==> inputs of willow <==
Design sd_encr_device, start of the top module:
module sd_encr_device (
    input wire clk,                     
    input wire rst,                     
    input wire start,                   
    input wire rw_flag,                 
    output wire done,                   
    output wire sd_clk,
    output wire sd_cs_n,
    output wire sd_mosi,
    input  wire sd_miso,
    input wire key_rw,                  
    input wire key_sel,                 
    input wire [511:0] key_data_in,     
    output wire [511:0] key_data_out    
);
make LEC_CHECK=0 CAP_MARGIN=20 CORE_ASPECT_RATIO=0.71 CORE_MARGIN=2 CORE_UTILIZATION=72 CTS_CLUSTER_DIAMETER=376 CTS_CLUSTER_SIZE=14 HOLD_SLACK_MARGIN=0.29 PLACE_DENSITY_LB_ADDON=0.0 SETUP_SLACK_MARGIN=1.12 SLEW_MARGIN=20 finish   # period 3.92 ns
run.sh (not shown) runs the stock make flow with config.mk's settings and CLKGATE_MAP_FILE=.
==> tundra (differences from willow) <==
Settings changed: CORE_ASPECT_RATIO 0.71 to not set, CORE_UTILIZATION 72 to 45, CTS_CLUSTER_DIAMETER 376 to not set, CTS_CLUSTER_SIZE 14 to not set, HOLD_SLACK_MARGIN 0.29 to not set, PLACE_DENSITY_LB_ADDON 0.0 to 0.2, SETUP_SLACK_MARGIN 1.12 to not set.
==> flow/constraint.sdc (replaced) <==
create_clock -name core_clock -period 9.56 [get_ports {clk}]
set_input_delay 1.9120 -clock core_clock [delete_from_list [all_inputs] [get_ports {clk}]]
set_output_delay 1.9120 -clock core_clock [all_outputs]
set_load 0.01 [all_outputs]
==> sierra (differences from willow) <==
Settings changed: ABC_AREA set to 0, CELL_PAD_IN_SITES_GLOBAL_PLACEMENT set to 0, CORE_ASPECT_RATIO 0.71 to not set, CORE_UTILIZATION 72 to 69, CTS_CLUSTER_DIAMETER 376 to 40, CTS_CLUSTER_SIZE 14 to 31, HOLD_SLACK_MARGIN 0.29 to not set, MIN_ROUTING_LAYER set to met1, SETUP_SLACK_MARGIN 1.12 to 0.97.
==> flow/constraint.sdc (replaced) <==
create_clock -name core_clock -period 4.28 [get_ports {clk}]
set_input_delay 0.8560 -clock core_clock [delete_from_list [all_inputs] [get_ports {clk}]]
set_output_delay 0.8560 -clock core_clock [all_outputs]
set_load 0.01 [all_outputs]
==> results <==
tundra ran to the end with no violations. sierra ran to the end with no violations. willow completed without violations. Fmax, highest first: willow, sierra, tundra. Power, highest first: sierra, willow, tundra. Synthesized cell count is the same in tundra and willow. Between sierra and tundra, the lower wire length is in tundra (gap 1.6%, measured against tundra). The lowest sequential power belongs to tundra, the highest to willow. Against willow, the setup slack of sierra is better by 290 ps. Flip-flop count is the same in tundra and willow. Final cell count: willow is lower than tundra (8.7%). First-iteration DRC count: tundra < sierra < willow. Global-route usage: willow > sierra > tundra. The highest sequential share of layout area belongs to willow, the lowest to sierra.
==> figures <==
Horiz. Die Dim: tundra 568 µm; sierra 460 µm; willow 533 µm
Met2 track demand over resource in global routing: tundra 0.409; sierra 0.624; willow 0.645
Chip area: tundra 323,000 µm²; sierra 211,000 µm²; willow 202,000 µm²
Number of nets in the layout: tundra 12.5k; sierra 12.7k; willow 12.7k
Pre-CTS setup slack: tundra 2820 ps; sierra 233 ps; willow -19.4 ps
Layout filler cell count: tundra 26.3k; sierra 10.2k; willow 8,776
Worst setup path endpoint: tundra u_sd_controller.read_data[378]; sierra u_sd_controller.tx_data[4]; willow u_sd_controller.read_data[433]
Clock network power: tundra 15.7 mW; sierra 38.6 mW; willow 29.7 mW
Clock slew at the register clock pins of the worst setup and hold paths: tundra 60 ps; sierra 60 ps; willow 70 ps
Drt first pass iters: tundra 5; sierra 7; willow 8
Die extent in y: tundra 568 µm; sierra 460 µm; willow 380 µm
Floorplan utilization: tundra 0.451; sierra 0.693; willow 0.727
Clock latency of the later-clocked register in the worst-skew pair: tundra 950 ps; sierra 1010 ps; willow 890 ps
Vias/cell: tundra 5.57; sierra 6.43; willow 6.67
Status: tundra timing/DRC/antenna clean; sierra timing/DRC/antenna clean; willow timing/DRC/antenna clean
Top fanout value on the critical path: tundra 26; sierra 110; willow 8
Cell count after placement: tundra 15.7k; sierra 14.4k; willow 14.4k
Worst reg2reg endpoint: tundra u_sd_controller.read_data[378]; sierra u_sd_controller.tx_data[4]; willow u_sd_controller.read_data[433]
Routing usage on met1: tundra 0.341; sierra 0.520; willow 0.572
Post-detailed-route wirelength per cell: tundra 25.7 µm; sierra 28.2 µm; willow 29.8 µm
Violation tally from detailed-route iteration zero: tundra 8,346; sierra 11.8k; willow 13.8k
Clock tree skew after final layout: tundra 44.2 ps; sierra 56.1 ps; willow 41.6 ps
Hold Crit Endpoint: tundra u_sd_controller.powerup_cnt[8]; sierra u_xor_encr.key_buffer[126]; willow u_sd_controller.powerup_cnt[14]


==> try-quartz <==
Starting RTL as in the previous note.
Settings: LEC_CHECK=0, CAP_MARGIN=40, CORE_MARGIN=2, CORE_UTILIZATION=40, CTS_CLUSTER_SIZE=40, GPL_TIMING_DRIVEN=0, MAX_ROUTING_LAYER=met4, MIN_ROUTING_LAYER=met1, PLACE_DENSITY_LB_ADDON=0.17, SETUP_SLACK_MARGIN=-1.0, SLEW_MARGIN=5, TNS_END_PERCENT=85; clock period 10.0 ns.
==> try-garnet (differences from try-quartz) <==
ABC_AREA = 0   (was unset)
CAP_MARGIN = 20   (was 40)
CELL_PAD_IN_SITES_GLOBAL_PLACEMENT = 0   (was unset)
CORE_UTILIZATION = 72   (was 40)
CTS_CLUSTER_DIAMETER = 40   (was unset)
CTS_CLUSTER_SIZE = 57   (was 40)
GPL_TIMING_DRIVEN = unset   (was 0)
MAX_ROUTING_LAYER = unset   (was met4)
PLACE_DENSITY_LB_ADDON = 0.0   (was 0.17)
SETUP_SLACK_MARGIN = 1.12   (was -1.0)
SLEW_MARGIN = 20   (was 5)
TNS_END_PERCENT = unset   (was 85)
==> flow/constraint.sdc (replaced) <==
create_clock -name core_clock -period 3.91 [get_ports {clk}]
set_input_delay 0.7820 -clock core_clock [delete_from_list [all_inputs] [get_ports {clk}]]
set_output_delay 0.7820 -clock core_clock [all_outputs]
set_load 0.01 [all_outputs]
==> try-fjord (differences from try-quartz) <==
CAP_MARGIN = 20   (was 40)
CORE_UTILIZATION = 72   (was 40)
CTS_CLUSTER_SIZE = 14   (was 40)
GPL_TIMING_DRIVEN = unset   (was 0)
MAX_ROUTING_LAYER = unset   (was met4)
MIN_ROUTING_LAYER = unset   (was met1)
PLACE_DENSITY_LB_ADDON = 0.0   (was 0.17)
SETUP_SLACK_MARGIN = 1.11   (was -1.0)
SLEW_MARGIN = 20   (was 5)
TNS_END_PERCENT = unset   (was 85)
==> flow/constraint.sdc (replaced) <==
create_clock -name core_clock -period 3.91 [get_ports {clk}]
set_input_delay 0.7820 -clock core_clock [delete_from_list [all_inputs] [get_ports {clk}]]
set_output_delay 0.7820 -clock core_clock [all_outputs]
set_load 0.01 [all_outputs]
==> results <==
| metric | try-fjord | try-garnet | try-quartz |
|---|---|---|---|
| Result of the run | finished clean | complete, but fails checks | finished clean |
| Layout check failures | - | capacitance limit, slew limit | - |
| Data arrival time at the worst-slack endpoint | 4.27 ns | 4.40 ns | 6.42 ns |
| Clock-pin slew of the registers on the worst-case setup and hold paths | 0.07 ns | 0.09 ns | 0.06 ns |
| Die span in x | 449.9 microns | 449.9 microns | 602.3 microns |
| Kind of critical path | flop to flop | flop to flop | primary input to flop |
| Total Nets Final | 12750 | 12860 | 13280 |
| Area growth, synth to finish | 20.52% | 23.00% | 23.59% |
| Setup Buffers After CTS | 26 | 13 | 0 |
| Total stage count of the critical path | 13 | 15 | 15 |
| Tot GR Track Use | 44.22% | 46.77% | 27.08% |
| Non-Clock Buffer Count | 1443 | 1506 | 1935 |
| Highest metal layer with signal wires | met5 | met5 | met4 |
| Worst slack after detailed placement | -0.2328 ns | -0.2328 ns | 3.160 ns |


==> inputs of run a <==
sd_encr_device again, from the RTL that the note above started with.
make LEC_CHECK=0 ABC_AREA=0 CAP_MARGIN=30 CELL_PAD_IN_SITES_GLOBAL_PLACEMENT=0 CORE_MARGIN=2 CORE_UTILIZATION=72 CTS_CLUSTER_DIAMETER=40 CTS_CLUSTER_SIZE=14 MIN_ROUTING_LAYER=met1 PLACE_DENSITY_LB_ADDON=0.06 SETUP_SLACK_MARGIN=0.97 SLEW_MARGIN=20 finish   # period 3.91 ns
==> run b (differences from run a) <==
- ABC_AREA: 0 -> default
- CAP_MARGIN: 30 -> 20
- CELL_PAD_IN_SITES_GLOBAL_PLACEMENT: 0 -> default
- CORE_UTILIZATION: 72 -> 58
- CTS_CLUSTER_DIAMETER: 40 -> default
- CTS_CLUSTER_SIZE: 14 -> default
- MIN_ROUTING_LAYER: met1 -> default
- PLACE_DENSITY_LB_ADDON: 0.06 -> default
- SETUP_SLACK_MARGIN: 0.97 -> -0.57
==> flow/constraint.sdc (replaced) <==
create_clock -name core_clock -period 5.77 [get_ports {clk}]
set_input_delay 1.1540 -clock core_clock [delete_from_list [all_inputs] [get_ports {clk}]]
set_output_delay 1.1540 -clock core_clock [all_outputs]
set_load 0.01 [all_outputs]
==> results_dict.tcl <==
# metrics dict for downstream scripts
set metrics [dict create \
    status "finished clean" \
    postCtsSetupBuffers 0 \
    comb_share_pct 26.5 \
    hold_path.class "reg -> reg" \
    grt_pass1_wl_um 598000 \
    power_leakage_nw 58.4 \
    fmax_mhz 192 \
    cp.buffers_inverters 1 \
    tightest_slew_ns 1.36 \
    rsz0062_at_grt "no" \
    area.share.sequential_pct 56.3 \
    crit_chain "ha_1 > nand3_1 > or3_1 > ha_1 > nor4bb_1 > nand2_1 > nor4_2 > nand2_2 > buf_4 > nor2_4 > a21oi_1 > a22o_1" \
    coreArea_um2 246000 \
    warning_count 115 \
    fin_ws_ns 0.573 \
    cts_buffers 394 \
    final-nonclk-buf-share_pct 7.14 \
]
the above is filed under run b

==> results_dict.tcl <==
# metrics dict for downstream scripts
set metrics [dict create \
    status "finished clean" \
    final-nonclk-buf-share_pct 8.25 \
    area.share.sequential_pct 54.9 \
    grt_pass1_wl_um 667000 \
    power_leakage_nw 60.6 \
    cts_buffers 433 \
    fin_ws_ns 0.628 \
    postCtsSetupBuffers 41 \
    fmax_mhz 305 \
    tightest_slew_ns 1.09 \
    hold_path.class "in -> reg" \
    rsz0062_at_grt "yes" \
    cp.buffers_inverters 3 \
    coreArea_um2 197000 \
    warning_count 108 \
]
the above is filed under run a

Power figures rest on the tool's default switching activity, not on a simulated workload.
